==> design.v <==
`timescale 1ns / 1ps
module pcs_10g_enc_64b66b (
    input  wire        clk,
    input  wire        rst_n,
    input  wire [63:0] xgmii_txd,    
    input  wire [7:0]  xgmii_txc,    
    output reg  [65:0] tx_block,      
    output reg         tx_block_valid,
    output reg         encode_error   
);
reg [65:0] block_next;
reg        error_next;
wire [7:0] d0 = xgmii_txd[ 7: 0];
wire [7:0] d1 = xgmii_txd[15: 8];
wire [7:0] d2 = xgmii_txd[23:16];
wire [7:0] d3 = xgmii_txd[31:24];
wire [7:0] d4 = xgmii_txd[39:32];
wire [7:0] d5 = xgmii_txd[47:40];
wire [7:0] d6 = xgmii_txd[55:48];
wire [7:0] d7 = xgmii_txd[63:56];
wire c0 = xgmii_txc[0];
wire c1 = xgmii_txc[1];
wire c2 = xgmii_txc[2];
wire c3 = xgmii_txc[3];
wire c4 = xgmii_txc[4];
wire c5 = xgmii_txc[5];
wire c6 = xgmii_txc[6];
wire c7 = xgmii_txc[7];
function [6:0] ctrl_encode;
    input [7:0] xgmii_char;
    begin
        case (xgmii_char)
            8'h07:   ctrl_encode = 7'h00;
            8'hFE:  ctrl_encode = 7'h1E;
            default:       ctrl_encode = 7'h1E;  
        endcase
    end
endfunction
function [3:0] ocode_encode;
    input [7:0] xgmii_char;
    begin
        case (xgmii_char)
            8'h9C: ocode_encode = 4'h0;
            8'h5C: ocode_encode = 4'hF;
            default:       ocode_encode = 4'h0;
        endcase
    end
endfunction
always @(*) begin
    block_next = 66'd0;
    error_next = 1'b0;
    if (xgmii_txc == 8'h00) begin
        block_next = {2'b01, xgmii_txd};
    end else if (c0 && d0 == 8'hFB && xgmii_txc[7:1] == 7'h00) begin
        block_next = {2'b10, 8'h33,
                      d7, d6, d5, d4, d3, d2, d1};
    end else if (c0 && d0 == 8'hFD && xgmii_txc[7:1] == 7'h7F) begin
        block_next = {2'b10, 8'h87,
                      ctrl_encode(d7), ctrl_encode(d6),
                      ctrl_encode(d5), ctrl_encode(d4),
                      ctrl_encode(d3), ctrl_encode(d2),
                      ctrl_encode(d1), 7'b0};
    end else if (!c0 && c1 && d1 == 8'hFD && xgmii_txc[7:2] == 6'h3F) begin
        block_next = {2'b10, 8'h99,
                      ctrl_encode(d7), ctrl_encode(d6),
                      ctrl_encode(d5), ctrl_encode(d4),
                      ctrl_encode(d3), ctrl_encode(d2),
                      d0, 6'b0};
    end else if (xgmii_txc[1:0] == 2'b00 && c2 && d2 == 8'hFD && xgmii_txc[7:3] == 5'h1F) begin
        block_next = {2'b10, 8'hAA,
                      ctrl_encode(d7), ctrl_encode(d6),
                      ctrl_encode(d5), ctrl_encode(d4),
                      ctrl_encode(d3),
                      d1, d0, 5'b0};
    end else if (xgmii_txc[2:0] == 3'b000 && c3 && d3 == 8'hFD && xgmii_txc[7:4] == 4'hF) begin
        block_next = {2'b10, 8'hB4,
                      ctrl_encode(d7), ctrl_encode(d6),
                      ctrl_encode(d5), ctrl_encode(d4),
                      d2, d1, d0, 4'b0};
    end else if (xgmii_txc[3:0] == 4'h0 && c4 && d4 == 8'hFD && xgmii_txc[7:5] == 3'h7) begin
        block_next = {2'b10, 8'hCC,
                      ctrl_encode(d7), ctrl_encode(d6),
                      ctrl_encode(d5),
                      d3, d2, d1, d0, 3'b0};
    end else if (xgmii_txc[4:0] == 5'h00 && c5 && d5 == 8'hFD && xgmii_txc[7:6] == 2'h3) begin
        block_next = {2'b10, 8'hD2,
                      ctrl_encode(d7), ctrl_encode(d6),
                      d4, d3, d2, d1, d0, 2'b0};
    end else if (xgmii_txc[5:0] == 6'h00 && c6 && d6 == 8'hFD && c7) begin
        block_next = {2'b10, 8'hE1,
                      ctrl_encode(d7),
                      d5, d4, d3, d2, d1, d0, 1'b0};
    end else if (xgmii_txc[6:0] == 7'h00 && c7 && d7 == 8'hFD) begin
        block_next = {2'b10, 8'hFF,
                      d6, d5, d4, d3, d2, d1, d0};
    end else if (xgmii_txc == 8'hF0 && c4 && d4 == 8'hFB) begin
        block_next = {2'b10, 8'h78,
                      d7, d6, d5, 4'h0, d3, d2, d1, d0};
    end else if (c0 && (d0 == 8'h9C || d0 == 8'h5C) &&
                 xgmii_txc[3:1] == 3'b000 &&
                 c4 && (d4 == 8'h9C || d4 == 8'h5C) &&
                 xgmii_txc[7:5] == 3'b000) begin
        block_next = {2'b10, 8'h2D,
                      d7, d6, d5, ocode_encode(d4),
                      d3, d2, d1, ocode_encode(d0)};
    end else if (c0 && (d0 == 8'h9C || d0 == 8'h5C) &&
                 xgmii_txc[3:1] == 3'b000 &&
                 c4 && d4 == 8'hFB &&
                 xgmii_txc[7:5] == 3'b000) begin
        block_next = {2'b10, 8'h66,
                      d7, d6, d5, 4'h0, d3, d2, d1, ocode_encode(d0)};
    end else if (xgmii_txc == 8'hFF) begin
        block_next = {2'b10, 8'h1E,
                      ctrl_encode(d7), ctrl_encode(d6),
                      ctrl_encode(d5), ctrl_encode(d4),
                      ctrl_encode(d3), ctrl_encode(d2),
                      ctrl_encode(d1), ctrl_encode(d0)};
    end else begin
        block_next = {2'b10, 8'h1E,
                      7'h1E, 7'h1E, 7'h1E, 7'h1E,
                      7'h1E, 7'h1E, 7'h1E, 7'h1E};
        error_next = 1'b1;
    end
end
always @(posedge clk or negedge rst_n) begin
    if (!rst_n) begin
        tx_block       <= {2'b10, 8'h1E, 56'd0};  
        tx_block_valid <= 1'b0;
        encode_error   <= 1'b0;
    end else begin
        tx_block       <= block_next;
        tx_block_valid <= 1'b1;
        encode_error   <= error_next;
    end
end
endmodule
`timescale 1ns / 1ps
module pcs_10g_scrambler (
    input  wire        clk,
    input  wire        rst_n,
    input  wire [65:0] tx_block_in,
    input  wire        tx_block_valid,
    output reg  [65:0] tx_block_out,
    output reg         tx_block_out_valid
);
reg [57:0] lfsr;
reg [63:0] scrambled_data;
reg [57:0] lfsr_next;
integer i;
always @(*) begin
    lfsr_next = lfsr;
    scrambled_data = 64'd0;
    for (i = 0; i < 64; i = i + 1) begin
        scrambled_data[i] = tx_block_in[i] ^ lfsr_next[38] ^ lfsr_next[57];
        lfsr_next = {lfsr_next[56:0], scrambled_data[i]};
    end
end
always @(posedge clk or negedge rst_n) begin
    if (!rst_n) begin
        lfsr               <= 58'h3FF_FFFF_FFFF_FFFF;  
        tx_block_out       <= 66'd0;
        tx_block_out_valid <= 1'b0;
    end else if (tx_block_valid) begin
        lfsr               <= lfsr_next;
        tx_block_out       <= {tx_block_in[65:64], scrambled_data};
        tx_block_out_valid <= 1'b1;
    end else begin
        tx_block_out_valid <= 1'b0;
    end
end
endmodule
`timescale 1ns / 1ps
module pcs_10g_tx_gearbox (
    input  wire        clk,         
    input  wire        rst_n,
    input  wire [65:0] tx_block,
    input  wire        tx_block_valid,
    output reg  [15:0] tx_data,
    output reg  [1:0]  tx_header,
    output reg         tx_data_valid,
    output wire        tx_ready,     
    input  wire        tx_sequence_done  
);
reg [79:0]  shift_reg;
reg [6:0]   bit_count;      
assign tx_ready = (bit_count <= 7'd16);
reg [1:0] stored_header;
reg       header_valid;
always @(posedge clk or negedge rst_n) begin
    if (!rst_n) begin
        shift_reg    <= 80'd0;
        bit_count    <= 7'd0;
        tx_data      <= 16'd0;
        tx_header    <= 2'b00;
        tx_data_valid <= 1'b0;
        stored_header <= 2'b00;
        header_valid  <= 1'b0;
    end else begin
        tx_data_valid <= 1'b0;
        if (tx_block_valid && tx_ready) begin
            stored_header <= tx_block[65:64];
            header_valid  <= 1'b1;
            shift_reg <= shift_reg | ({16'd0, tx_block[63:0]} << bit_count);
            bit_count <= bit_count + 7'd64;
        end
        if (bit_count >= 7'd16 || (tx_block_valid && tx_ready && (bit_count + 7'd64) >= 7'd16)) begin
            if (bit_count >= 7'd16) begin
                tx_data       <= shift_reg[15:0];
                tx_header     <= header_valid ? stored_header : 2'b01;
                tx_data_valid <= 1'b1;
                header_valid  <= 1'b0;
                shift_reg <= shift_reg >> 16;
                bit_count <= bit_count - 7'd16;
            end
        end
    end
end
endmodule
`timescale 1ns / 1ps
module pcs_10g_rx_gearbox (
    input  wire        clk,
    input  wire        rst_n,
    input  wire [15:0] rx_data,
    input  wire [1:0]  rx_header,
    input  wire        rx_data_valid,
    input  wire        rx_header_valid,
    output reg  [65:0] rx_block,
    output reg         rx_block_valid,
    input  wire        slip            
);
reg [81:0]  shift_reg;        
reg [6:0]   bit_count;
reg [6:0]   slip_offset;      
reg [1:0]   pending_header;
reg         has_header;
always @(posedge clk or negedge rst_n) begin
    if (!rst_n) begin
        shift_reg     <= 82'd0;
        bit_count     <= 7'd0;
        rx_block      <= 66'd0;
        rx_block_valid <= 1'b0;
        slip_offset   <= 7'd0;
        pending_header <= 2'b00;
        has_header    <= 1'b0;
    end else begin
        rx_block_valid <= 1'b0;
        if (slip) begin
            if (bit_count > 0) begin
                shift_reg <= shift_reg >> 1;
                bit_count <= bit_count - 7'd1;
            end
            if (slip_offset == 7'd65)
                slip_offset <= 7'd0;
            else
                slip_offset <= slip_offset + 7'd1;
        end
        if (rx_data_valid) begin
            shift_reg <= shift_reg | ({66'd0, rx_data} << bit_count);
            bit_count <= bit_count + 7'd16;
            if (rx_header_valid) begin
                pending_header <= rx_header;
                has_header     <= 1'b1;
            end
        end
        if (bit_count >= 7'd66) begin
            if (has_header) begin
                rx_block <= {pending_header, shift_reg[63:0]};
                shift_reg <= shift_reg >> 64;
                bit_count <= bit_count - 7'd64;
                has_header <= 1'b0;
            end else begin
                rx_block <= shift_reg[65:0];
                shift_reg <= shift_reg >> 66;
                bit_count <= bit_count - 7'd66;
            end
            rx_block_valid <= 1'b1;
        end
    end
end
endmodule
`timescale 1ns / 1ps
module pcs_10g_block_sync (
    input  wire        clk,
    input  wire        rst_n,
    input  wire [1:0]  rx_sync_header,
    input  wire        rx_valid,
    output reg         block_lock,     
    output reg         slip,           
    output reg         hi_ber,         
    output reg  [15:0] sh_valid_cnt,   
    output reg  [15:0] sh_invalid_cnt  
);
localparam [1:0] ST_LOCK_INIT = 2'd0;
localparam [1:0] ST_RESET_CNT = 2'd1;
localparam [1:0] ST_TEST_SH   = 2'd2;
localparam [1:0] ST_LOCKED    = 2'd3;
reg [1:0] state;
wire sh_valid = (rx_sync_header == 2'b01) || (rx_sync_header == 2'b10);
wire sh_invalid = !sh_valid;
reg [12:0] ber_test_cnt;      
reg [5:0]  ber_bad_cnt;       
always @(posedge clk or negedge rst_n) begin
    if (!rst_n) begin
        state          <= ST_LOCK_INIT;
        block_lock     <= 1'b0;
        slip           <= 1'b0;
        hi_ber         <= 1'b1;
        sh_valid_cnt   <= 16'd0;
        sh_invalid_cnt <= 16'd0;
        ber_test_cnt   <= 13'd0;
        ber_bad_cnt    <= 6'd0;
    end else begin
        slip <= 1'b0;  
        if (rx_valid) begin
            case (state)
                ST_LOCK_INIT: begin
                    block_lock <= 1'b0;
                    hi_ber     <= 1'b1;
                    if (sh_valid) begin
                        state        <= ST_RESET_CNT;
                        sh_valid_cnt <= 16'd1;
                    end else begin
                        slip <= 1'b1;
                    end
                end
                ST_RESET_CNT: begin
                    sh_valid_cnt   <= 16'd1;
                    sh_invalid_cnt <= 16'd0;
                    state          <= ST_TEST_SH;
                end
                ST_TEST_SH: begin
                    if (sh_valid) begin
                        sh_valid_cnt <= sh_valid_cnt + 16'd1;
                        if (sh_valid_cnt >= 64 - 1) begin
                            state      <= ST_LOCKED;
                            block_lock <= 1'b1;
                            hi_ber     <= 1'b0;
                            ber_test_cnt <= 13'd0;
                            ber_bad_cnt  <= 6'd0;
                        end
                    end else begin
                        slip  <= 1'b1;
                        state <= ST_LOCK_INIT;
                        sh_valid_cnt <= 16'd0;
                    end
                end
                ST_LOCKED: begin
                    ber_test_cnt <= ber_test_cnt + 13'd1;
                    if (sh_invalid) begin
                        sh_invalid_cnt <= sh_invalid_cnt + 16'd1;
                        ber_bad_cnt    <= ber_bad_cnt + 6'd1;
                    end
                    if (ber_test_cnt >= 13'd8191) begin
                        if (ber_bad_cnt >= 6'd16) begin
                            hi_ber     <= 1'b1;
                            block_lock <= 1'b0;
                            state      <= ST_LOCK_INIT;
                            sh_valid_cnt   <= 16'd0;
                            sh_invalid_cnt <= 16'd0;
                        end else begin
                            hi_ber <= 1'b0;
                        end
                        ber_test_cnt <= 13'd0;
                        ber_bad_cnt  <= 6'd0;
                    end
                end
                default: state <= ST_LOCK_INIT;
            endcase
        end
    end
end
endmodule
`timescale 1ns / 1ps
module pcs_10g_descrambler (
    input  wire        clk,
    input  wire        rst_n,
    input  wire [65:0] rx_block_in,
    input  wire        rx_block_valid,
    output reg  [65:0] rx_block_out,
    output reg         rx_block_out_valid
);
reg [57:0] lfsr;
reg [63:0] descrambled_data;
reg [57:0] lfsr_next;
integer i;
always @(*) begin
    lfsr_next = lfsr;
    descrambled_data = 64'd0;
    for (i = 0; i < 64; i = i + 1) begin
        descrambled_data[i] = rx_block_in[i] ^ lfsr_next[38] ^ lfsr_next[57];
        lfsr_next = {lfsr_next[56:0], rx_block_in[i]};  
    end
end
always @(posedge clk or negedge rst_n) begin
    if (!rst_n) begin
        lfsr               <= 58'h3FF_FFFF_FFFF_FFFF;
        rx_block_out       <= 66'd0;
        rx_block_out_valid <= 1'b0;
    end else if (rx_block_valid) begin
        lfsr               <= lfsr_next;
        rx_block_out       <= {rx_block_in[65:64], descrambled_data};
        rx_block_out_valid <= 1'b1;
    end else begin
        rx_block_out_valid <= 1'b0;
    end
end
endmodule
`timescale 1ns / 1ps
module pcs_10g_dec_64b66b (
    input  wire        clk,
    input  wire        rst_n,
    input  wire [65:0] rx_block,
    input  wire        rx_block_valid,
    output reg  [63:0] xgmii_rxd,
    output reg  [7:0]  xgmii_rxc,
    output reg         decode_error,    
    output reg         rx_data_valid
);
wire [1:0]  sync_header   = rx_block[65:64];
wire [7:0]  block_type    = rx_block[63:56];
wire [55:0] block_payload = rx_block[55:0];
wire [63:0] data_payload  = rx_block[63:0];
function [7:0] ctrl_decode;
    input [6:0] code;
    begin
        case (code)
            7'h00:    ctrl_decode = 8'h07;
            7'h1E:   ctrl_decode = 8'hFE;
            7'h06:     ctrl_decode = 8'h07;
            default:       ctrl_decode = 8'hFE;
        endcase
    end
endfunction
function [7:0] ocode_decode;
    input [3:0] code;
    begin
        case (code)
            4'h0: ocode_decode = 8'h9C;
            4'hF: ocode_decode = 8'h5C;
            default:    ocode_decode = 8'h9C;
        endcase
    end
endfunction
reg [63:0] rxd_next;
reg [7:0]  rxc_next;
reg        err_next;
always @(*) begin
    rxd_next = {8{8'hFE}};
    rxc_next = 8'hFF;
    err_next = 1'b0;
    if (!rx_block_valid) begin
        rxd_next = {8{8'h07}};
        rxc_next = 8'hFF;
    end else if (sync_header == 2'b01) begin
        rxd_next = data_payload;
        rxc_next = 8'h00;
    end else if (sync_header == 2'b10) begin
        case (block_type)
            8'h1E: begin
                rxd_next = {ctrl_decode(block_payload[55:49]),   
                            ctrl_decode(block_payload[48:42]),   
                            ctrl_decode(block_payload[41:35]),   
                            ctrl_decode(block_payload[34:28]),   
                            ctrl_decode(block_payload[27:21]),   
                            ctrl_decode(block_payload[20:14]),   
                            ctrl_decode(block_payload[13: 7]),   
                            ctrl_decode(block_payload[ 6: 0])};  
                rxc_next = 8'hFF;
            end
            8'h33: begin
                rxd_next = {block_payload[55:48],   
                            block_payload[47:40],   
                            block_payload[39:32],   
                            block_payload[31:24],   
                            block_payload[23:16],   
                            block_payload[15: 8],   
                            block_payload[ 7: 0],   
                            8'hFB};          
                rxc_next = 8'h01;
            end
            8'h2D: begin
                rxd_next = {block_payload[55:48],                
                            block_payload[47:40],                
                            block_payload[39:32],                
                            ocode_decode(block_payload[31:28]),  
                            block_payload[27:20],                
                            block_payload[19:12],                
                            block_payload[11: 4],                
                            ocode_decode(block_payload[ 3: 0])}; 
                rxc_next = 8'h11;
            end
            8'h66: begin
                rxd_next = {block_payload[55:48],                
                            block_payload[47:40],                
                            block_payload[39:32],                
                            8'hFB,                        
                            block_payload[27:20],                
                            block_payload[19:12],                
                            block_payload[11: 4],                
                            ocode_decode(block_payload[ 3: 0])}; 
                rxc_next = 8'h11;
            end
            8'h78: begin
                rxd_next = {block_payload[55:48],   
                            block_payload[47:40],   
                            block_payload[39:32],   
                            8'hFB,           
                            block_payload[27:20],   
                            block_payload[19:12],   
                            block_payload[11: 4],   
                            block_payload[ 3: 0], 4'b0};  
                rxc_next = 8'h10;
            end
            8'h87: begin
                rxd_next = {ctrl_decode(block_payload[55:49]),   
                            ctrl_decode(block_payload[48:42]),   
                            ctrl_decode(block_payload[41:35]),   
                            ctrl_decode(block_payload[34:28]),   
                            ctrl_decode(block_payload[27:21]),   
                            ctrl_decode(block_payload[20:14]),   
                            ctrl_decode(block_payload[13: 7]),   
                            8'hFD};                        
                rxc_next = 8'hFF;
            end
            8'h99: begin
                rxd_next = {ctrl_decode(block_payload[55:49]),   
                            ctrl_decode(block_payload[48:42]),   
                            ctrl_decode(block_payload[41:35]),   
                            ctrl_decode(block_payload[34:28]),   
                            ctrl_decode(block_payload[27:21]),   
                            ctrl_decode(block_payload[20:14]),   
                            8'hFD,                         
                            block_payload[13:6]};                 
                rxc_next = 8'hFE;
            end
            8'hAA: begin
                rxd_next = {ctrl_decode(block_payload[55:49]),   
                            ctrl_decode(block_payload[48:42]),   
                            ctrl_decode(block_payload[41:35]),   
                            ctrl_decode(block_payload[34:28]),   
                            ctrl_decode(block_payload[27:21]),   
                            8'hFD,                         
                            block_payload[20:13],                 
                            block_payload[12: 5]};                
                rxc_next = 8'hFC;
            end
            8'hB4: begin
                rxd_next = {ctrl_decode(block_payload[55:49]),   
                            ctrl_decode(block_payload[48:42]),   
                            ctrl_decode(block_payload[41:35]),   
                            ctrl_decode(block_payload[34:28]),   
                            8'hFD,                         
                            block_payload[27:20],                 
                            block_payload[19:12],                 
                            block_payload[11: 4]};                
                rxc_next = 8'hF8;
            end
            8'hCC: begin
                rxd_next = {ctrl_decode(block_payload[55:49]),   
                            ctrl_decode(block_payload[48:42]),   
                            ctrl_decode(block_payload[41:35]),   
                            8'hFD,                         
                            block_payload[34:27],                 
                            block_payload[26:19],                 
                            block_payload[18:11],                 
                            block_payload[10: 3]};                
                rxc_next = 8'hF0;
            end
            8'hD2: begin
                rxd_next = {ctrl_decode(block_payload[55:49]),   
                            ctrl_decode(block_payload[48:42]),   
                            8'hFD,                         
                            block_payload[41:34],                 
                            block_payload[33:26],                 
                            block_payload[25:18],                 
                            block_payload[17:10],                 
                            block_payload[ 9: 2]};                
                rxc_next = 8'hE0;
            end
            8'hE1: begin
                rxd_next = {ctrl_decode(block_payload[55:49]),   
                            8'hFD,                         
                            block_payload[48:41],                 
                            block_payload[40:33],                 
                            block_payload[32:25],                 
                            block_payload[24:17],                 
                            block_payload[16: 9],                 
                            block_payload[ 8: 1]};                
                rxc_next = 8'hC0;
            end
            8'hFF: begin
                rxd_next = {8'hFD,                         
                            block_payload[55:48],                 
                            block_payload[47:40],                 
                            block_payload[39:32],                 
                            block_payload[31:24],                 
                            block_payload[23:16],                 
                            block_payload[15: 8],                 
                            block_payload[ 7: 0]};                
                rxc_next = 8'h80;
            end
            default: begin
                rxd_next = {8{8'hFE}};
                rxc_next = 8'hFF;
                err_next = 1'b1;
            end
        endcase
    end else begin
        rxd_next = {8{8'hFE}};
        rxc_next = 8'hFF;
        err_next = 1'b1;
    end
end
always @(posedge clk or negedge rst_n) begin
    if (!rst_n) begin
        xgmii_rxd    <= {8{8'h07}};
        xgmii_rxc    <= 8'hFF;
        decode_error  <= 1'b0;
        rx_data_valid <= 1'b0;
    end else begin
        xgmii_rxd    <= rxd_next;
        xgmii_rxc    <= rxc_next;
        decode_error  <= err_next;
        rx_data_valid <= rx_block_valid;
    end
end
endmodule
`timescale 1ns / 1ps
module pcs_10g_ber_monitor (
    input  wire        clk,
    input  wire        rst_n,
    input  wire        block_lock,
    input  wire        hi_ber,
    input  wire [15:0] sh_invalid_cnt,
    input  wire        rx_decode_error,
    output reg         pcs_status,        
    output reg         pcs_status_ll,     
    input  wire        status_read,       
    output reg  [15:0] ber_count,         
    output reg  [7:0]  errored_block_count,  
    output reg         rx_link_up         
);
wire pcs_status_raw = block_lock & ~hi_ber;
localparam LINK_TIMER_MAX = 23'd6440000;
reg [22:0] link_timer;
always @(posedge clk or negedge rst_n) begin
    if (!rst_n) begin
        pcs_status        <= 1'b0;
        pcs_status_ll     <= 1'b0;
        ber_count         <= 16'd0;
        errored_block_count <= 8'd0;
        rx_link_up        <= 1'b0;
        link_timer        <= 23'd0;
    end else begin
        pcs_status <= pcs_status_raw;
        if (!pcs_status_raw) begin
            pcs_status_ll <= 1'b0;
        end else if (status_read) begin
            pcs_status_ll <= pcs_status_raw;
        end else if (!pcs_status_ll && pcs_status_raw) begin
            pcs_status_ll <= 1'b1;
        end
        if (!block_lock) begin
            ber_count <= 16'd0;
        end else if (hi_ber) begin
            if (ber_count != 16'hFFFF)  
                ber_count <= ber_count + 16'd1;
        end
        if (!block_lock) begin
            errored_block_count <= 8'd0;
        end else if (rx_decode_error) begin
            if (errored_block_count != 8'hFF)
                errored_block_count <= errored_block_count + 8'd1;
        end
        if (pcs_status_raw) begin
            if (link_timer >= LINK_TIMER_MAX) begin
                rx_link_up <= 1'b1;
            end else begin
                link_timer <= link_timer + 23'd1;
            end
        end else begin
            rx_link_up <= 1'b0;
            link_timer <= 23'd0;
        end
    end
end
endmodule
`timescale 1ns / 1ps
module pcs_10g_top #(
    parameter INIT_IDLE_DISPATCH = 1   
) (
    input  wire        clk,            
    input  wire        rst_n,          
    input  wire [63:0] xgmii_txd,      
    input  wire [7:0]  xgmii_txc,      
    output wire [63:0] xgmii_rxd,      
    output wire [7:0]  xgmii_rxc,      
    output wire [15:0] gth_txdata,     
    output wire [1:0]  gth_txheader,   
    output wire        gth_txdata_valid,
    input  wire [15:0] gth_rxdata,     
    input  wire [1:0]  gth_rxheader,   
    input  wire        gth_rxdata_valid,
    input  wire        gth_rxheader_valid,
    output wire        gth_txsequence_done,  
    input  wire        gth_rxgearboxslip,    
    output wire        block_lock,     
    output wire        hi_ber,         
    output wire        pcs_status,     
    output wire        rx_link_up,     
    output wire        tx_encode_err,  
    output wire        rx_decode_err,  
    output wire [15:0] ber_count,      
    output wire [7:0]  errored_blocks, 
    input  wire        status_read,    
    output wire        pcs_status_ll   
);
wire [65:0] enc_block;
wire        enc_valid;
wire        enc_error;
pcs_10g_enc_64b66b u_encoder (
    .clk            (clk),
    .rst_n          (rst_n),
    .xgmii_txd      (xgmii_txd),
    .xgmii_txc      (xgmii_txc),
    .tx_block        (enc_block),
    .tx_block_valid  (enc_valid),
    .encode_error    (enc_error)
);
assign tx_encode_err = enc_error;
wire [65:0] scr_block;
wire        scr_valid;
pcs_10g_scrambler u_scrambler (
    .clk              (clk),
    .rst_n            (rst_n),
    .tx_block_in       (enc_block),
    .tx_block_valid    (enc_valid),
    .tx_block_out      (scr_block),
    .tx_block_out_valid(scr_valid)
);
pcs_10g_tx_gearbox u_tx_gearbox (
    .clk              (clk),
    .rst_n            (rst_n),
    .tx_block          (scr_block),
    .tx_block_valid    (scr_valid),
    .tx_data           (gth_txdata),
    .tx_header         (gth_txheader),
    .tx_data_valid     (gth_txdata_valid),
    .tx_ready          (),
    .tx_sequence_done  (1'b1)
);
assign gth_txsequence_done = 1'b1;
wire [65:0] rgbox_block;
wire        rgbox_valid;
wire        slip_cmd;
pcs_10g_rx_gearbox u_rx_gearbox (
    .clk              (clk),
    .rst_n            (rst_n),
    .rx_data           (gth_rxdata),
    .rx_header         (gth_rxheader),
    .rx_data_valid     (gth_rxdata_valid),
    .rx_header_valid   (gth_rxheader_valid),
    .rx_block          (rgbox_block),
    .rx_block_valid    (rgbox_valid),
    .slip              (slip_cmd)
);
wire        blk_lock;
wire        blk_hi_ber;
wire [15:0] blk_sh_valid;
wire [15:0] blk_sh_invalid;
pcs_10g_block_sync u_block_sync (
    .clk              (clk),
    .rst_n            (rst_n),
    .rx_sync_header    (rgbox_block[65:64]),
    .rx_valid          (rgbox_valid),
    .block_lock        (blk_lock),
    .slip              (slip_cmd),
    .hi_ber            (blk_hi_ber),
    .sh_valid_cnt      (blk_sh_valid),
    .sh_invalid_cnt    (blk_sh_invalid)
);
assign block_lock = blk_lock;
assign hi_ber     = blk_hi_ber;
wire [65:0] dscr_block;
wire        dscr_valid;
pcs_10g_descrambler u_descrambler (
    .clk                (clk),
    .rst_n              (rst_n),
    .rx_block_in         (rgbox_block),
    .rx_block_valid      (rgbox_valid & blk_lock),
    .rx_block_out        (dscr_block),
    .rx_block_out_valid  (dscr_valid)
);
wire [63:0] dec_rxd;
wire [7:0]  dec_rxc;
wire        dec_error;
wire        dec_valid;
pcs_10g_dec_64b66b u_decoder (
    .clk              (clk),
    .rst_n            (rst_n),
    .rx_block          (dscr_block),
    .rx_block_valid    (dscr_valid),
    .xgmii_rxd         (dec_rxd),
    .xgmii_rxc         (dec_rxc),
    .decode_error      (dec_error),
    .rx_data_valid     (dec_valid)
);
assign xgmii_rxd   = dec_rxd;
assign xgmii_rxc   = dec_rxc;
assign rx_decode_err = dec_error;
pcs_10g_ber_monitor u_ber_monitor (
    .clk                 (clk),
    .rst_n               (rst_n),
    .block_lock          (blk_lock),
    .hi_ber              (blk_hi_ber),
    .sh_invalid_cnt      (blk_sh_invalid),
    .rx_decode_error     (dec_error),
    .pcs_status          (pcs_status),
    .pcs_status_ll       (pcs_status_ll),
    .status_read         (status_read),
    .ber_count           (ber_count),
    .errored_block_count (errored_blocks),
    .rx_link_up          (rx_link_up)
);
endmodule
==> run.sh <==
#!/bin/bash
# the make line also repeats each setting of config.mk as NAME=value (left out here)
make -C /OpenROAD-flow-scripts/flow DESIGN_CONFIG=/design/flow/config.mk WORK_HOME=/design/flow/orfs CLKGATE_MAP_FILE= finish
==> config.mk <==
export PLATFORM = sky130hd
export DESIGN_NAME = pcs_10g_top
export DESIGN_NICKNAME = pcs_10g_top
export VERILOG_FILES = /design/flow/design.v
export SDC_FILE = /design/flow/constraint.sdc
export NUM_CORES = 4
export LEC_CHECK = 0
export CAP_MARGIN = 20
export CORE_MARGIN = 2
export CORE_UTILIZATION = 51
export CTS_CLUSTER_SIZE = 96
export SLEW_MARGIN = 20
==> constraint.sdc <==
create_clock -name core_clock -period 2.99 [get_ports {clk}]
set_input_delay 0.5980 -clock core_clock [delete_from_list [all_inputs] [get_ports {clk}]]
set_output_delay 0.5980 -clock core_clock [all_outputs]
set_load 0.01 [all_outputs]
==> impl_metrics.env, run 1 <==
# yosys + openroad results
export IMPL_grt_usage_pct=30.91
export IMPL_drt_iter0_markers=4252
export IMPL_place_ws_ns=-0.4416
export IMPL_required_ns=3.51
export IMPL_syn_area_um2=40050
export IMPL_whs_path_depth=2
export IMPL_synth_top_cell_by_count="nand2_1"
export IMPL_endpoint_kind="flop"
export IMPL_period_used_pct=93.84
export IMPL_timing_rr_start="u_rx_gearbox.bit_count[1]$_DFFE_PN0P_"
export IMPL_power_clock_mw=10.4
export IMPL_ys_sh_aoi_pct=20.24
export IMPL_path_common_cell="nand2_1"
export IMPL_xor_share_pct=6.802
export IMPL_cts_root_buffer_cell="clkbuf_16"
export IMPL_setup_viol_count_final=0
export IMPL_p_clk_share_pct=28.5
export IMPL_io_pins=219
export IMPL_n_antenna_cell=0
export IMPL_reg2reg_to="u_rx_gearbox.shift_reg[52]$_DFFE_PN0P_"
export IMPL_mux_area_share_pct=4.758
export IMPL_switching_share_pct=36.09
export IMPL_antenna_found_initial=1
export IMPL_critPathBufInv=2
export IMPL_wl_met2_mm=54.54
export IMPL_reg2regPathDepth=11
export IMPL_cpMaxStageDelayCell="or3b_2"
export IMPL_status="no timing/DRC/antenna violations"
export IMPL_combPwrFrac_pct=30.9
export IMPL_wire_per_inst_um=22.07
export IMPL_cts_tree="done"
export IMPL_powerComb_mw=11.3
export IMPL_maxSlewHeadroom_pct=42.58
export IMPL_yosys_cells=4327
export IMPL_async_flop_share_pct=100.0
export IMPL_dieArea_um2=80780
export IMPL_yosys_area_top_type="dfrtp_1"
export IMPL_crit_end="u_rx_gearbox.shift_reg[52]$_DFFE_PN0P_"
export IMPL_area_leaders="dfrtp_1, dfstp_2, nand2_1"
export IMPL_ctsLongestPathBuffers=3
export IMPL_irDropWorstVdd_v=0.0009712
export IMPL_ff_latch_area_um2=18900
export IMPL_cap_violations=0
export IMPL_finalHoldViolations=0
export IMPL_rsz0062_at_grt="no"
export IMPL_cpPeakStageDelay_ns=0.53
export IMPL_flop_cell="dfrtp_1"
export IMPL_common_cells="nand2_1, dfrtp_1, o21ai_0, clkbuf_1, nor2_1"
export IMPL_synth_flops=747
export IMPL_postSynthSeqShare_pct=47.16
export IMPL_wl_met3_mm=10.37
export IMPL_maxPowerGroup="sequential cells"
export IMPL_routed_wl_mm=126.3
export IMPL_worst_pin_slew_ns=0.8613
export IMPL_hpwl_mm=90.28
export IMPL_gp_congestion=0.9612
export IMPL_final_nets=4726
export IMPL_avgViaCountPerCell=6.087
export IMPL_hold_slack_ns=0.4646
export IMPL_netlist_logic_family_top="AND-OR/OR-AND gates"
export IMPL_clock_sinks=747
export IMPL_syn_area_per_cell_um2=9.255
export IMPL_synth_cellmix_simpleShare_pct=15.61
export IMPL_power_density_nw_per_um2=758.8
export IMPL_die_w_um=284.2
export IMPL_fp_util_pct=51.61
export IMPL_row_count=102
export IMPL_adder_share_pct=0.4686
export IMPL_cts_made_buffers=84
export IMPL_hold_class="flop to flop"
export IMPL_whs_endpoint="u_tx_gearbox.tx_data[0]$_DFFE_PN0P_"
export IMPL_yosys_warnings=8
export IMPL_drc_errors=0
export IMPL_fin_skew_ns=0.02663
export IMPL_top_area_share_pct=36.99
export IMPL_grt_pass1_wl_mm=199.3
export IMPL_path_max_fanout=9
export IMPL_cp_top_family="simple AND/OR/NAND/NOR gates"
export IMPL_p_switching_mw=13.14
export IMPL_fmax_mhz=356.4
export IMPL_cp_depth=11
export IMPL_firstDrtPassIters=10
export IMPL_warnings=40
export IMPL_critPathKind="flop to flop"
export IMPL_grt_max_degree=129
export IMPL_ys_types=90
export IMPL_drtAntennaViolNets=0
export IMPL_arrival_ns=3.33
export IMPL_drv_slew=0
export IMPL_edf_count=0
export IMPL_hold_start="u_tx_gearbox.tx_data[0]$_DFFE_PN0P_"
export IMPL_combGateArea_um2=19280
export IMPL_critPathLaunchType="flop"
export IMPL_route_top_layer_used="met4"
export IMPL_core_um2=77590
export IMPL_postCtsSetupRepairBufs=0
export IMPL_htreeDepth=3
export IMPL_power_frac_seq_pct=40.6
export IMPL_path_cells="inv_1 > ha_1 > or3b_2 > nor3_4 > nand2b_4 > clkinv_2 > nor2_2 > nand2_1 > nand2_1 > a31oi_1 > o221a_2"
export IMPL_cp_startpoint="u_rx_gearbox.bit_count[1]$_DFFE_PN0P_"
export IMPL_p_int_mw=23.27
export IMPL_clk_latency_ns=0.64
export IMPL_wl_met1_mm=58.76
export IMPL_syn_inst=4327
export IMPL_vias=34838
export IMPL_p_seq_mw=14.8
export IMPL_clk_pin_slew_ns=0.06
export IMPL_area_delta_synth_final_pct=19.84
export IMPL_place_port_buffers=215
export IMPL_grt_ovfl_total=0
export IMPL_place_inst=5568
export IMPL_ys_area_um2=40050
export IMPL_p_leak_nw=20.84
export IMPL_layout_min_cycle_time_ns=2.806
export IMPL_layout_setup_ws_ns=0.1842
export IMPL_rrSetupSlack_ns=0.18
export IMPL_instances_no_fill=5723
export IMPL_fillCellCount=6744
export IMPL_grt_pass1_vias=33294
export IMPL_die_y_um=284.2
through the flow:
stage	util [%]	area, µm²	setup TNS [ns]	power (mW)
5_1_grt	61.85	47990	0	38.46
3_5_place_dp	58.19	45150	-18.17	26.02
3_3_place_gp	58.19	45150	-16.82	25.82
2_1_floorplan	-	40090	0	21.61
6_report	61.85	47990	0	36.42
4_1_cts	61.84	47980	0	36.56
layer usage:
metal / global-route usage [%] / vias to the layer above
li1: - / 16060
met1: 47.05 / 17030
met2: 45.44 / 1539
met3: 5.746 / 209
met4: 7.395 / 0
met5: 0 / -
layout make-up:
type	count	area share [%]
inverter	151	1.184
clock buffer	126	5.170
clock inverter	28	0.7013
timing repair buffer	559	10.69
tap	1040	2.711
multi-input combinational	3072	40.17
sequential	747	39.37
what timing repair did:
item / CTS / global route
gates resized: 0 / 5
hold buffers: 1 / 0
hold endpoints to repair: 25 / 0
endpoints found under the setup margin: 0 / 5
==> inputs of run 2 (changes only) <==
Settings changed: CORE_UTILIZATION 51 to 67, CTS_CLUSTER_SIZE 96 to unset.
Clock period 2.99 ns to 1.48 ns, I/O delays scaled along.
==> run 2 against run 1 <==
Against the previous run:
- the run now fails in global routing (5_1_grt)
- synthesized cell count did not move
- die size fell by 24%
- synthesized area did not move
==> impl_metrics.env, run 2 <==
# physical design summary
export IMPL_synth_cellmix_simpleShare_pct=15.61
export IMPL_dieArea_um2=61740
export IMPL_yosys_warnings=8
export IMPL_postSynthSeqShare_pct=47.16
export IMPL_htreeDepth=3
export IMPL_syn_inst=4327
export IMPL_yosys_area_top_type="dfrtp_1"
export IMPL_firstError="[ERROR GRT-0232] Routing congestion too high. Check the congestion heatmap in the GUI."
export IMPL_ys_sh_aoi_pct=20.24
export IMPL_hpwl_mm=104.5
export IMPL_synth_top_cell_by_count="nand2_1"
export IMPL_grt_usage_pct=74.34
export IMPL_ys_area_um2=40050
export IMPL_ys_types=90
export IMPL_clock_sinks=747
export IMPL_cts_root_buffer_cell="clkbuf_16"
export IMPL_place_port_buffers=215
export IMPL_haltStage="global routing (5_1_grt)"
export IMPL_die_y_um=248.5
export IMPL_flop_cell="dfrtp_1"
export IMPL_syn_area_um2=40050
export IMPL_syn_area_per_cell_um2=9.255
export IMPL_ctsLongestPathBuffers=3
export IMPL_fp_util_pct=67.85
export IMPL_status="stopped before the end"
export IMPL_adder_share_pct=0.4686
export IMPL_mux_area_share_pct=4.758
export IMPL_xor_share_pct=6.802
export IMPL_common_cells="nand2_1, dfrtp_1, o21ai_0, clkbuf_1, nor2_1"
export IMPL_edf_count=0
export IMPL_cts_made_buffers=76
export IMPL_io_pins=219
export IMPL_die_w_um=248.5
export IMPL_area_leaders="dfrtp_1, dfstp_2, nand2_1"
export IMPL_top_area_share_pct=36.99
export IMPL_row_count=89
export IMPL_async_flop_share_pct=100.0
export IMPL_gp_congestion=1.026
export IMPL_netlist_logic_family_top="AND-OR/OR-AND gates"
export IMPL_yosys_cells=4327
export IMPL_core_um2=59020
export IMPL_synth_flops=747
export IMPL_grt_ovfl_total=1
## run 2: what timing repair did
item / in CTS
setup endpoints to repair: 657
buffers inserted: 12
hold buffers: 1
hold endpoints to repair: 248
pin swaps: 16
resized: 87
## run 2: routing by layer
metal	track usage (%)	overflow
met5	45.87	0
met4	66.14	1
met3	62.49	0
met2	87.68	0
met1	76.46	0
## run 2: stage by stage
step | hold slack [ns] | std cells | area [µm²] | setup WS [ns] | power (mW)
after CTS | 0.1366 | 5921 | 52210 | -0.9698 | 78.99
after detailed placement | 0.1970 | 5768 | 49180 | -1.687 | 56.89
after global placement | 0.1946 | 5768 | 49180 | -1.730 | 55.07
after floorplan | 0.0004090 | 4328 | 41270 | -1.115 | 45.27
==> inputs of run 3 (changes only) <==
Settings changed: CORE_UTILIZATION 67 to 66, CTS_CLUSTER_DIAMETER set to 366, CTS_CLUSTER_SIZE set to 21, GPL_TIMING_DRIVEN set to 1, MAX_ROUTING_LAYER set to met5, SETUP_SLACK_MARGIN set to 0.37, TNS_END_PERCENT set to 80.
Clock period 1.48 ns to 2.63 ns, I/O delays scaled along.
==> run 3 against run 2 <==
Against the previous run:
- the layout now fails its checks (setup timing)
- synthesized cell count did not move
- die size increased by 1.5%
- synthesized area unchanged
==> impl_metrics.env, run 3 <==
# yosys + openroad results
export IMPL_finalHoldViolations=0
export IMPL_period_used_pct=104.4
export IMPL_cp_startpoint="u_rx_gearbox.bit_count[4]$_DFFE_PN0P_"
export IMPL_yosys_area_top_type="dfrtp_1"
export IMPL_yosys_cells=4327
export IMPL_warnings=42
export IMPL_grt_ovfl_total=0
export IMPL_grt_pass1_vias=36199
export IMPL_cts_root_buffer_cell="clkbuf_16"
export IMPL_cpMaxStageDelayCell="dfrtp_1"
export IMPL_clock_sinks=747
export IMPL_dieArea_um2=62670
export IMPL_p_switching_mw=16.81
export IMPL_arrival_ns=3.31
export IMPL_whs_endpoint="u_encoder.tx_block[48]$_DFF_PN0_"
export IMPL_row_count=90
export IMPL_synth_top_cell_by_count="nand2_1"
export IMPL_reg2regPathDepth=13
export IMPL_fp_util_pct=66.60
export IMPL_die_y_um=250.3
export IMPL_switching_share_pct=41.12
export IMPL_flop_cell="dfrtp_1"
export IMPL_instances_no_fill=5612
export IMPL_syn_area_um2=40050
export IMPL_place_inst=5415
export IMPL_drv_slew=0
export IMPL_htreeDepth=2
export IMPL_ctsLongestPathBuffers=3
export IMPL_ys_area_um2=40050
export IMPL_cp_top_family="AND-OR/OR-AND gates"
export IMPL_io_pins=219
export IMPL_clk_pin_slew_ns=0.11
export IMPL_syn_area_per_cell_um2=9.255
export IMPL_yosys_warnings=8
export IMPL_path_common_cell="buf_12"
export IMPL_hold_slack_ns=0.3532
export IMPL_top_area_share_pct=36.99
export IMPL_antenna_found_initial=6
export IMPL_power_clock_mw=7.01
export IMPL_irDropWorstVdd_v=0.001096
export IMPL_synth_flops=747
export IMPL_stdcell_area_um2=50390
export IMPL_whs_path_depth=4
export IMPL_endpoint_kind="flop"
export IMPL_hold_start="xgmii_txd[56]"
export IMPL_vias=39307
export IMPL_path_max_fanout=6
export IMPL_grt_pass1_wl_mm=210.8
export IMPL_setup_viol_count_final=5
export IMPL_p_clk_share_pct=17.2
export IMPL_cpPeakStageDelay_ns=0.43
export IMPL_critPathBufInv=4
export IMPL_place_port_buffers=215
export IMPL_ys_types=90
export IMPL_required_ns=3.19
export IMPL_worst_pin_slew_ns=1.002
export IMPL_layout_min_cycle_time_ns=2.747
export IMPL_grt_max_degree=129
export IMPL_postSynthSeqShare_pct=47.16
export IMPL_avgViaCountPerCell=7.004
export IMPL_wl_met1_mm=53.70
export IMPL_p_leak_nw=22.08
export IMPL_ys_sh_aoi_pct=20.24
export IMPL_xor_share_pct=6.802
export IMPL_wl_met2_mm=62.84
export IMPL_async_flop_share_pct=100.0
export IMPL_edf_count=0
export IMPL_path_cells="inv_2 > ha_4 > nor4bb_4 > nor3_4 > nand2b_4 > inv_8 > nor2_4 > buf_12 > buf_12 > and2_4 > a21oi_4 > o221ai_2 > a21oi_2"
export IMPL_wl_met3_mm=20.98
export IMPL_die_w_um=250.3
export IMPL_reg2reg_to="u_rx_gearbox.shift_reg[48]$_DFFE_PN0P_"
export IMPL_power_density_nw_per_um2=811.2
export IMPL_cts_tree="done"
export IMPL_fmax_mhz=364.1
export IMPL_fin_util_pct=83.79
export IMPL_area_leaders="dfrtp_1, dfstp_2, nand2_1"
export IMPL_status="finished with violations"
export IMPL_common_cells="nand2_1, dfrtp_1, o21ai_0, clkbuf_1, nor2_1"
export IMPL_critPathKind="flop to flop"
export IMPL_maxSlewHeadroom_pct=33.19
export IMPL_power_frac_seq_pct=42.2
export IMPL_so_faults="setup timing"
export IMPL_rrSetupSlack_ns=-0.12
export IMPL_grt_usage_pct=42.68
export IMPL_wire_per_inst_um=26.23
export IMPL_drc_errors=0
export IMPL_mux_area_share_pct=4.758
export IMPL_synth_cellmix_simpleShare_pct=15.61
export IMPL_syn_inst=4327
export IMPL_hpwl_mm=92.76
export IMPL_cts_made_buffers=41
export IMPL_rsz0062_at_grt="yes"
export IMPL_p_int_mw=24.07
export IMPL_netlist_logic_family_top="AND-OR/OR-AND gates"
export IMPL_crit_end="u_rx_gearbox.shift_reg[48]$_DFFE_PN0P_"
export IMPL_firstDrtPassIters=15
export IMPL_clk_latency_ns=0.65
export IMPL_maxPowerGroup="sequential cells"
export IMPL_area_delta_synth_final_pct=25.82
export IMPL_adder_share_pct=0.4686
export IMPL_route_top_layer_used="met5"
export IMPL_layout_setup_ws_ns=-0.1168
export IMPL_powerComb_mw=16.6
export IMPL_routed_wl_mm=147.2
export IMPL_cap_violations=0
export IMPL_drt_iter0_markers=6836
export IMPL_final_nets=4905
export IMPL_cp_depth=13
export IMPL_fillCellCount=3308
export IMPL_hold_class="primary input to flop"
export IMPL_gp_congestion=1.033
export IMPL_drtAntennaViolNets=0
export IMPL_combPwrFrac_pct=40.6
export IMPL_critPathLaunchType="flop"
export IMPL_timing_rr_start="u_rx_gearbox.bit_count[4]$_DFFE_PN0P_"
export IMPL_fin_skew_ns=0.03594
export IMPL_p_seq_mw=17.3
export IMPL_core_um2=60130
export IMPL_post_dp_cell_area_um2=46050
-- run 3: repair_timing --
action                                  in CTS  in global routing
hold endpoints to repair                    37                  0
endpoints found under the setup margin     235                332
cloned                                      16                 12
setup buffers                               51                 38
pin swaps                                   68                 77
gates resized                              175                259
hold buffers                                 1                  0
-- run 3: through the flow --
step | power [mW] | worst slack [ns] | setup TNS (ns)
after floorplan | 25.26 | -0.1903 | -1.867
after global placement | 29.59 | -0.5314 | -28.08
after detailed placement | 30.18 | -0.5423 | -29.70
after CTS | 38.05 | 0.1933 | 0
after global routing | 42.25 | -0.2861 | -0.9291
final | 40.87 | -0.1168 | -0.2572
-- run 3: cell type report --
cell class | instances | area (µm²) | area share, %
well taps | 782 | 978.4 | 1.942
clock buffers | 71 | 1139 | 2.260
inverters | 151 | 599.3 | 1.189
multi-input cells | 3073 | 21010 | 41.69
diodes | 4 | 10.01 | 0.01987
repair buffers | 780 | 7692 | 15.27
clock inverters | 4 | 52.55 | 0.1043
flip-flops and latches | 747 | 18910 | 37.53
-- run 3: per-layer routing --
| layer | track usage [%] | up-vias |
|---|---|---|
| li1 | - | 16406 |
| met1 | 59.58 | 18656 |
| met2 | 63.83 | 3329 |
| met3 | 11.82 | 910 |
| met4 | 16.53 | 6 |
| met5 | 0 | - |
==> inputs of run 4 (changes only) <==
Settings changed: CORE_UTILIZATION 66 to 71, CTS_CLUSTER_DIAMETER 366 to 240, CTS_CLUSTER_SIZE 21 to 70, MAX_ROUTING_LAYER met5 to met4, PLACE_DENSITY_LB_ADDON set to 0.11, SETUP_SLACK_MARGIN 0.37 to 0.83.
Clock period 2.63 ns to 2.87 ns, I/O delays scaled along.
==> run 4 against run 3 <==
Against the previous run:
- the flow now stops in global routing (5_1_grt)
- die size down 6.9%
- synthesized area unchanged
- synthesized cell count unchanged
==> impl_metrics.env, run 4 <==
# physical design summary
export IMPL_cts_made_buffers=14
export IMPL_gp_congestion=1.052
export IMPL_row_count=87
export IMPL_syn_inst=4327
export IMPL_grt_usage_pct=85.58
export IMPL_firstError="[ERROR GRT-0232] Routing congestion too high. Check the congestion heatmap in the GUI."
export IMPL_edf_count=0
export IMPL_haltStage="global routing (5_1_grt)"
export IMPL_ys_area_um2=40050
export IMPL_flop_cell="dfrtp_1"
export IMPL_postSynthSeqShare_pct=47.16
export IMPL_grt_ovfl_total=905
export IMPL_place_ws_ns=-0.4059
export IMPL_post_dp_cell_area_um2=45280
export IMPL_synth_flops=747
export IMPL_mux_area_share_pct=4.758
export IMPL_netlist_logic_family_top="AND-OR/OR-AND gates"
export IMPL_io_pins=219
export IMPL_htreeDepth=1
export IMPL_area_leaders="dfrtp_1, dfstp_2, nand2_1"
export IMPL_hpwl_mm=91.13
export IMPL_async_flop_share_pct=100.0
export IMPL_common_cells="nand2_1, dfrtp_1, o21ai_0, clkbuf_1, nor2_1"
export IMPL_top_area_share_pct=36.99
export IMPL_xor_share_pct=6.802
export IMPL_cts_root_buffer_cell="clkbuf_16"
export IMPL_syn_area_per_cell_um2=9.255
export IMPL_die_w_um=241.5
export IMPL_yosys_area_top_type="dfrtp_1"
export IMPL_yosys_cells=4327
export IMPL_place_port_buffers=215
export IMPL_syn_area_um2=40050
export IMPL_synth_cellmix_simpleShare_pct=15.61
export IMPL_clock_sinks=747
export IMPL_adder_share_pct=0.4686
export IMPL_ys_sh_aoi_pct=20.24
export IMPL_ctsLongestPathBuffers=3
export IMPL_dieArea_um2=58320
export IMPL_fp_util_pct=71.44
export IMPL_synth_top_cell_by_count="nand2_1"
export IMPL_status="stopped before the end"
export IMPL_yosys_warnings=8
export IMPL_die_y_um=241.5
export IMPL_ys_types=90
export IMPL_core_um2=56060
-- run 4: routing by layer --
layer | GRT usage [%] | GRT overflow
met3 | 72.55 | 91
met1 | 84.90 | 51
met4 | 82.83 | 255
met2 | 97.57 | 508
met5 | - | -
-- run 4: metrics by stage --
step           setup TNS (ns)  util (%)  power (mW)  instances  hold WS, ns
3_3_place_gp           -14.12     80.78       26.82       5305       0.4484
4_1_cts                     0     88.59       34.40       5537       0.4392
2_1_floorplan               0         -       23.17       4328       0.2784
3_5_place_dp           -15.91     80.78       27.58       5305       0.4563
-- run 4: repair_timing --
action,CTS
pin swaps,140
resized,588
gates cloned,41
setup buffers,166
hold buffers,1
endpoints found under the hold margin,38
endpoints found under the setup margin,602
==> inputs of run 5 (changes only) <==
Settings changed: ABC_AREA set to 1, CAP_MARGIN 20 to 5, CELL_PAD_IN_SITES_GLOBAL_PLACEMENT set to 1, CORE_ASPECT_RATIO set to 0.71, CORE_MARGIN 2 to 6, CORE_UTILIZATION 71 to 70, CTS_CLUSTER_DIAMETER 240 to 383, CTS_CLUSTER_SIZE 70 to 38, GPL_TIMING_DRIVEN 1 to 0, HOLD_SLACK_MARGIN set to 0.27, MAX_ROUTING_LAYER met4 to met5, SETUP_SLACK_MARGIN 0.83 to unset, SLEW_MARGIN 20 to 0, TNS_END_PERCENT 80 to 5.
Clock period 2.87 ns to 2.68 ns, I/O delays scaled along.
==> run 5 against run 4 <==
Against the previous run:
- the run fails in global placement without I/O (3_1_place_gp_skip_io)
- die size grew 15%
- synthesized area grew 6.9%
- synthesized cell count grew 31%
==> impl_metrics.env, run 5 <==
# physical design summary
export IMPL_postSynthSeqShare_pct=44.12
export IMPL_edf_count=0
export IMPL_synth_top_cell_by_count="nand2_1"
export IMPL_synth_flops=747
export IMPL_flop_cell="dfrtp_1"
export IMPL_die_y_um=220.4
export IMPL_syn_area_um2=42810
export IMPL_die_w_um=305.5
export IMPL_xor_share_pct=4.706
export IMPL_adder_share_pct=0.4384
export IMPL_yosys_area_top_type="dfrtp_1"
export IMPL_area_leaders="dfrtp_1, nand2_1, dfstp_2"
export IMPL_ys_area_um2=42810
export IMPL_core_um2=59780
export IMPL_haltStage="global placement without I/O (3_1_place_gp_skip_io)"
export IMPL_mux_area_share_pct=0.07892
export IMPL_fp_util_pct=71.61
export IMPL_syn_inst=5677
export IMPL_yosys_cells=5677
export IMPL_netlist_logic_family_top="simple AND/OR/NAND/NOR gates"
export IMPL_async_flop_share_pct=100.0
export IMPL_yosys_warnings=8
export IMPL_firstError="[ERROR FLW-0024] Place density exceeds 1.0 (current PLACE_DENSITY_LB_ADDON =  0.11). Please check if the value of  PLACE_DENSITY_LB_ADDON is between 0 and 0.99."
export IMPL_syn_area_per_cell_um2=7.540
export IMPL_row_count=75
export IMPL_top_area_share_pct=34.61
export IMPL_ys_sh_aoi_pct=19.00
export IMPL_common_cells="nand2_1, dfrtp_1, o21ai_0, nor2_1, inv_1"
export IMPL_synth_cellmix_simpleShare_pct=24.12
export IMPL_dieArea_um2=67320
export IMPL_ys_types=75
export IMPL_status="stopped before the end"
==> inputs of run 6 (changes only) <==
Settings changed: ABC_AREA 1 to unset, CAP_MARGIN 5 to 20, CELL_PAD_IN_SITES_GLOBAL_PLACEMENT 1 to unset, CORE_ASPECT_RATIO 0.71 to unset, CORE_MARGIN 6 to 2, CORE_UTILIZATION 70 to 60, CTS_CLUSTER_DIAMETER 383 to unset, CTS_CLUSTER_SIZE 38 to unset, GPL_TIMING_DRIVEN 0 to unset, HOLD_SLACK_MARGIN 0.27 to unset, MAX_ROUTING_LAYER met5 to unset, PLACE_DENSITY_LB_ADDON 0.11 to unset, SETUP_SLACK_MARGIN set to 0.58, SLEW_MARGIN 0 to 20, TNS_END_PERCENT 5 to unset.
Clock period 2.68 ns to 3.3 ns, I/O delays scaled along.
==> run 6 against run 5 <==
Against the previous run:
- the run now finishes clean
- synthesized area is 6.4% lower
- die size is 2.2% higher
- synthesized cell count is 24% lower
==> impl_metrics.env, run 6 <==
# yosys + openroad results
export IMPL_cap_violations=0
export IMPL_fin_skew_ns=0.02181
export IMPL_p_clk_share_pct=28.7
export IMPL_warnings=42
export IMPL_cpMaxStageDelayCell="or4bb_1"
export IMPL_yosys_cells=4327
export IMPL_reg2regPathDepth=8
export IMPL_hold_class="primary input to asynchronous set/reset pin"
export IMPL_common_cells="nand2_1, dfrtp_1, o21ai_0, clkbuf_1, nor2_1"
export IMPL_yosys_warnings=8
export IMPL_cts_root_buffer_cell="clkbuf_16"
export IMPL_finalHoldViolations=0
export IMPL_area_leaders="dfrtp_1, dfstp_2, nand2_1"
export IMPL_arrival_ns=3.21
export IMPL_total_power_mw=33.73
export IMPL_flop_cell="dfrtp_1"
export IMPL_gp_congestion=0.9751
export IMPL_path_cells="or4bb_1 > a21oi_2 > or2_4 > o41ai_4 > buf_4 > or3_4 > a211oi_2 > nor2_1"
export IMPL_period_used_pct=82.11
export IMPL_die_y_um=262.4
export IMPL_final_nets=4665
export IMPL_grt_pass1_wl_mm=195.0
export IMPL_p_seq_mw=13.5
export IMPL_fp_util_pct=60.80
export IMPL_cts_tree="done"
export IMPL_synth_cellmix_simpleShare_pct=15.61
export IMPL_power_density_nw_per_um2=705.3
export IMPL_maxPowerGroup="sequential cells"
export IMPL_avgViaCountPerCell=6.455
export IMPL_powerComb_mw=10.6
export IMPL_grt_ovfl_total=0
export IMPL_xor_share_pct=6.802
export IMPL_async_flop_share_pct=100.0
export IMPL_ys_types=90
export IMPL_status="no timing/DRC/antenna violations"
export IMPL_critPathBufInv=1
export IMPL_routed_wl_mm=123.6
export IMPL_post_dp_cell_area_um2=44320
export IMPL_clk_pin_slew_ns=0.06
export IMPL_power_frac_seq_pct=39.9
export IMPL_firstDrtPassIters=12
export IMPL_clk_latency_ns=0.64
export IMPL_cp_depth=8
export IMPL_io_pins=219
export IMPL_maxSlewHeadroom_pct=26.75
export IMPL_setup_viol_count_final=0
export IMPL_worst_pin_slew_ns=1.099
export IMPL_fin_tns_setup_ns=0
export IMPL_grt_usage_pct=35.23
export IMPL_cp_startpoint="u_descrambler.rx_block_out[61]$_DFFE_PN0P_"
export IMPL_fillCellCount=4926
export IMPL_drv_slew=0
export IMPL_edf_count=0
export IMPL_stdcell_area_um2=47820
export IMPL_yosys_area_top_type="dfrtp_1"
export IMPL_wire_per_inst_um=22.54
export IMPL_place_port_buffers=215
export IMPL_dieArea_um2=68830
export IMPL_p_leak_nw=20.67
export IMPL_syn_area_um2=40050
export IMPL_vias=35384
export IMPL_drc_errors=0
export IMPL_rsz0062_at_grt="yes"
export IMPL_ys_area_um2=40050
export IMPL_cpPeakStageDelay_ns=0.56
export IMPL_path_max_fanout=12
export IMPL_postSynthSeqShare_pct=47.16
export IMPL_p_int_mw=21.56
export IMPL_top_area_share_pct=36.99
export IMPL_reg2reg_to="u_decoder.xgmii_rxd[12]$_DFF_PN0_"
export IMPL_required_ns=3.80
export IMPL_adder_share_pct=0.4686
export IMPL_critPathLaunchType="flop"
export IMPL_p_switching_mw=12.17
export IMPL_area_delta_synth_final_pct=19.41
export IMPL_crit_end="u_decoder.xgmii_rxd[12]$_DFF_PN0_"
export IMPL_cp_top_family="simple AND/OR/NAND/NOR gates"
export IMPL_htreeDepth=3
export IMPL_fmax_mhz=369.0
export IMPL_grt_max_degree=129
export IMPL_hold_buffers=0
export IMPL_syn_inst=4327
export IMPL_row_count=94
export IMPL_antenna_found_initial=0
export IMPL_rrSetupSlack_ns=0.59
export IMPL_irDropWorstVdd_v=0.0008426
export IMPL_ctsLongestPathBuffers=3
export IMPL_grt_pass1_vias=33204
export IMPL_switching_share_pct=36.08
export IMPL_synth_flops=747
export IMPL_die_w_um=262.4
export IMPL_power_clock_mw=9.69
export IMPL_endpoint_kind="flop"
export IMPL_core_um2=65860
export IMPL_hpwl_mm=85.01
export IMPL_synth_top_cell_by_count="nand2_1"
export IMPL_clock_sinks=747
export IMPL_ys_sh_aoi_pct=20.24
export IMPL_drt_iter0_markers=4818
export IMPL_layout_min_cycle_time_ns=2.710
export IMPL_netlist_logic_family_top="AND-OR/OR-AND gates"
export IMPL_syn_area_per_cell_um2=9.255
export IMPL_cts_made_buffers=79
export IMPL_drtAntennaViolNets=0
export IMPL_n_antenna_cell=0
export IMPL_combPwrFrac_pct=31.4
export IMPL_timing_rr_start="u_descrambler.rx_block_out[61]$_DFFE_PN0P_"
export IMPL_mux_area_share_pct=4.758
export IMPL_critPathKind="flop to flop"
[run 6: final cells by class]
| type | count | area, µm² | share of cell area (%) |
|---|---|---|---|
| Tap cell | 864 | 1081 | 2.261 |
| Clock buffer | 107 | 2245 | 4.694 |
| Clock inverter | 38 | 611.8 | 1.279 |
| Timing Repair inverter | 1 | 3.754 | 0.007849 |
| Multi-Input combinational cell | 3073 | 19620 | 41.02 |
| Timing Repair Buffer | 501 | 4775 | 9.984 |
| Inverter | 151 | 581.8 | 1.217 |
| Sequential cell | 747 | 18910 | 39.54 |
[run 6: routing by layer]
layer | share of wire, % | vias to the layer above | GRT usage (%)
li1 | - | 15950 | -
met1 | 44 | 17201 | 53.19
met2 | 44 | 1927 | 52.79
met3 | 9.4 | 306 | 5.885
met4 | 2.8 | 0 | 9.444
met5 | 0 | - | 0
[run 6: stage by stage]
step | worst slack (ns) | utilization [%] | hold slack [ns] | std cells
6_report | 0.5903 | 72.61 | 0.01275 | 5482
5_1_grt | 0.5214 | 72.61 | 0.04063 | 5482
3_5_place_dp | -0.02123 | 67.28 | 0.4576 | 5305
4_1_cts | 0.5708 | 71.99 | 0.02187 | 5460
3_3_place_gp | -0.009458 | 67.28 | 0.4495 | 5305
2_1_floorplan | 0.3456 | - | 0.3644 | 4328
[run 6: what timing repair did]
action | CTS | global route
resized | 29 | 41
setup endpoints to repair | 70 | 99
pin swaps | 4 | 8
buffers inserted | 6 | 19
gates cloned | 4 | 3
==> inputs of run 7 (changes only) <==
Settings changed: ABC_AREA set to 1, CAP_MARGIN 20 to 30, CORE_UTILIZATION 60 to 40, CTS_CLUSTER_DIAMETER set to 37, GPL_ROUTABILITY_DRIVEN set to 0, GPL_TIMING_DRIVEN set to 0, HOLD_SLACK_MARGIN set to 0.18, PLACE_DENSITY_LB_ADDON set to 0.1, SETUP_SLACK_MARGIN 0.58 to unset, SLEW_MARGIN 20 to 25, TNS_END_PERCENT set to 50.
Clock period 3.3 ns to 2.58 ns, I/O delays scaled along.
==> run 7 against run 6 <==
Against the previous run:
- cell count is 38% higher
- clock power grew 96%
- largest cell class unchanged
- core utilization down 23 points
- first-iteration DRC count increased by 18%
- largest power group is now clock
- the layout now fails its checks (setup timing)
- wire length is 37% higher
==> impl_metrics.env, run 7 <==
# yosys + openroad results
export IMPL_p_clk_share_pct=36.3
export IMPL_power_frac_seq_pct=32.6
export IMPL_hpwl_mm=128.6
export IMPL_total_power_mw=52.43
export IMPL_cts_made_buffers=134
export IMPL_avgViaCountPerCell=5.714
export IMPL_postSynthSeqShare_pct=44.12
export IMPL_cp_top_family="simple AND/OR/NAND/NOR gates"
export IMPL_syn_area_um2=42810
export IMPL_vias=43223
export IMPL_wire_per_inst_um=22.43
export IMPL_reg2reg_to="u_decoder.xgmii_rxd[62]$_DFF_PN0_"
export IMPL_grt_usage_pct=30.55
export IMPL_row_count=120
export IMPL_synth_flops=747
export IMPL_place_port_buffers=201
export IMPL_crit_end="u_encoder.tx_block[31]$_DFF_PN0_"
export IMPL_antenna_found_initial=7
export IMPL_cpMaxStageDelayCell="clkdlybuf4s50_1"
export IMPL_finalHoldViolations=0
export IMPL_cts_root_buffer_cell="clkbuf_16"
export IMPL_ys_area_um2=42810
export IMPL_arrival_ns=3.17
export IMPL_ff_latch_area_um2=18900
export IMPL_syn_inst=5677
export IMPL_top_area_share_pct=34.61
export IMPL_n_antenna_cell=0
export IMPL_endpoint_kind="flop"
export IMPL_grt_ovfl_total=0
export IMPL_critPathLaunchType="primary input"
export IMPL_area_delta_synth_final_pct=22.37
export IMPL_switching_share_pct=38.66
export IMPL_drc_errors=0
export IMPL_grt_pass1_vias=40482
export IMPL_whs_path_depth=3
export IMPL_period_used_pct=102.9
export IMPL_timing_rr_start="u_descrambler.rx_block_out[59]$_DFFE_PN0P_"
export IMPL_setup_viol_count_final=10
export IMPL_power_density_nw_per_um2=1001
export IMPL_irDropWorstVdd_v=0.0004872
export IMPL_routed_wl_mm=169.6
export IMPL_place_inst=7288
export IMPL_fin_util_pct=49.14
export IMPL_fp_util_pct=40.15
export IMPL_power_clock_mw=19.0
export IMPL_common_cells="nand2_1, dfrtp_1, o21ai_0, nor2_1, inv_1"
export IMPL_cpPeakStageDelay_ns=0.63
export IMPL_ctsLongestPathBuffers=3
export IMPL_xor_share_pct=4.706
export IMPL_fillCellCount=10591
export IMPL_edf_count=0
export IMPL_required_ns=3.09
export IMPL_layout_min_cycle_time_ns=2.656
export IMPL_combPwrFrac_pct=31.1
export IMPL_p_switching_mw=20.27
export IMPL_mux_area_share_pct=0.07892
export IMPL_ys_sh_aoi_pct=19.00
export IMPL_drt_iter0_markers=5703
export IMPL_dieArea_um2=109600
export IMPL_syn_area_per_cell_um2=7.540
export IMPL_p_int_mw=32.16
export IMPL_htreeDepth=4
export IMPL_cp_depth=14
export IMPL_drtAntennaViolNets=0
export IMPL_critPathKind="primary input to flop"
export IMPL_fin_tns_setup_ns=-0.3585
export IMPL_clock_sinks=747
export IMPL_netlist_logic_family_top="simple AND/OR/NAND/NOR gates"
export IMPL_critPathBufInv=2
export IMPL_hold_class="primary input to flop"
export IMPL_p_seq_mw=17.1
export IMPL_cap_violations=0
export IMPL_yosys_warnings=8
export IMPL_powerComb_mw=16.3
export IMPL_synth_top_cell_by_count="nand2_1"
export IMPL_warnings=44
export IMPL_yosys_cells=5677
export IMPL_firstDrtPassIters=12
export IMPL_whs_endpoint="u_encoder.tx_block[3]$_DFF_PN0_"
export IMPL_die_y_um=331.1
export IMPL_grt_max_degree=127
export IMPL_instances_no_fill=7564
export IMPL_fmax_mhz=376.6
export IMPL_rrSetupSlack_ns=-0.03
export IMPL_fin_skew_ns=0.02954
export IMPL_maxPowerGroup="clock"
export IMPL_worst_pin_slew_ns=0.9436
export IMPL_synth_cellmix_simpleShare_pct=24.12
export IMPL_area_leaders="dfrtp_1, nand2_1, dfstp_2"
export IMPL_io_pins=219
export IMPL_cp_startpoint="xgmii_txd[32]"
export IMPL_flop_cell="dfrtp_1"
export IMPL_clk_pin_slew_ns=0.05
export IMPL_grt_pass1_wl_mm=255.1
export IMPL_drv_slew=0
export IMPL_core_um2=106600
export IMPL_path_max_fanout=10
export IMPL_clk_latency_ns=0.74
export IMPL_combGateArea_um2=20980
export IMPL_die_w_um=331.1
export IMPL_hold_start="xgmii_txd[3]"
export IMPL_path_common_cell="nand2_1"
export IMPL_ys_types=75
export IMPL_adder_share_pct=0.4384
export IMPL_path_cells="clkdlybuf4s50_1 > nand2_1 > nor2_1 > and2_1 > clkbuf_4 > nand2_1 > nand2_2 > nor2_2 > nand2_1 > nand2_1 > o21ai_0 > nand2_1 > nand2_1 > o211ai_1"
export IMPL_p_leak_nw=23.66
export IMPL_reg2regPathDepth=14
export IMPL_yosys_area_top_type="dfrtp_1"
export IMPL_hold_slack_ns=0.2471
export IMPL_layout_setup_ws_ns=-0.07552
export IMPL_status="finished with violations"
export IMPL_async_flop_share_pct=100.0
export IMPL_cts_tree="done"
export IMPL_maxSlewHeadroom_pct=36.86
export IMPL_so_faults="setup timing"
export IMPL_final_nets=6159
export IMPL_rsz0062_at_grt="yes"
-- run 7: metrics by stage --
step	area [µm²]	setup slack [ns]
floorplan	42810	0.005106
global placement	46580	-33.76
detailed placement	46750	-0.9679
CTS	51880	-0.09082
global route	52380	-0.08718
finish	52380	-0.07552
-- run 7: final cells by class --
cell class / count / area share, %
plain buffers: 291 / 2.747
clock buffers: 155 / 6.922
flip-flops and latches: 747 / 36.08
inverters: 497 / 3.698
repair buffers: 239 / 4.727
clock inverters: 94 / 2.424
well taps: 1403 / 3.351
multi-input cells: 4138 / 40.05
-- run 7: layer usage --
| metal | up-vias | GRT usage, % | wire length (µm) |
|---|---|---|---|
| met5 | - | 0 | 27 |
| met4 | 4 | 11.80 | 7429 |
| met3 | 541 | 7.788 | 18020 |
| met2 | 2613 | 43.91 | 69890 |
| met1 | 20316 | 43.89 | 74270 |
| li1 | 19749 | - | - |
-- run 7: what timing repair did --
action / 4_1_cts / 5_1_grt
gates resized: 70 / 132
pin swaps: 1 / 8
endpoints found under the setup margin: 315 / 339
endpoints found under the hold margin: 86 / 0
hold buffers: 5 / 0
buffers inserted: 4 / 21
No activity file was given, so power comes from the tool's default toggle rates.
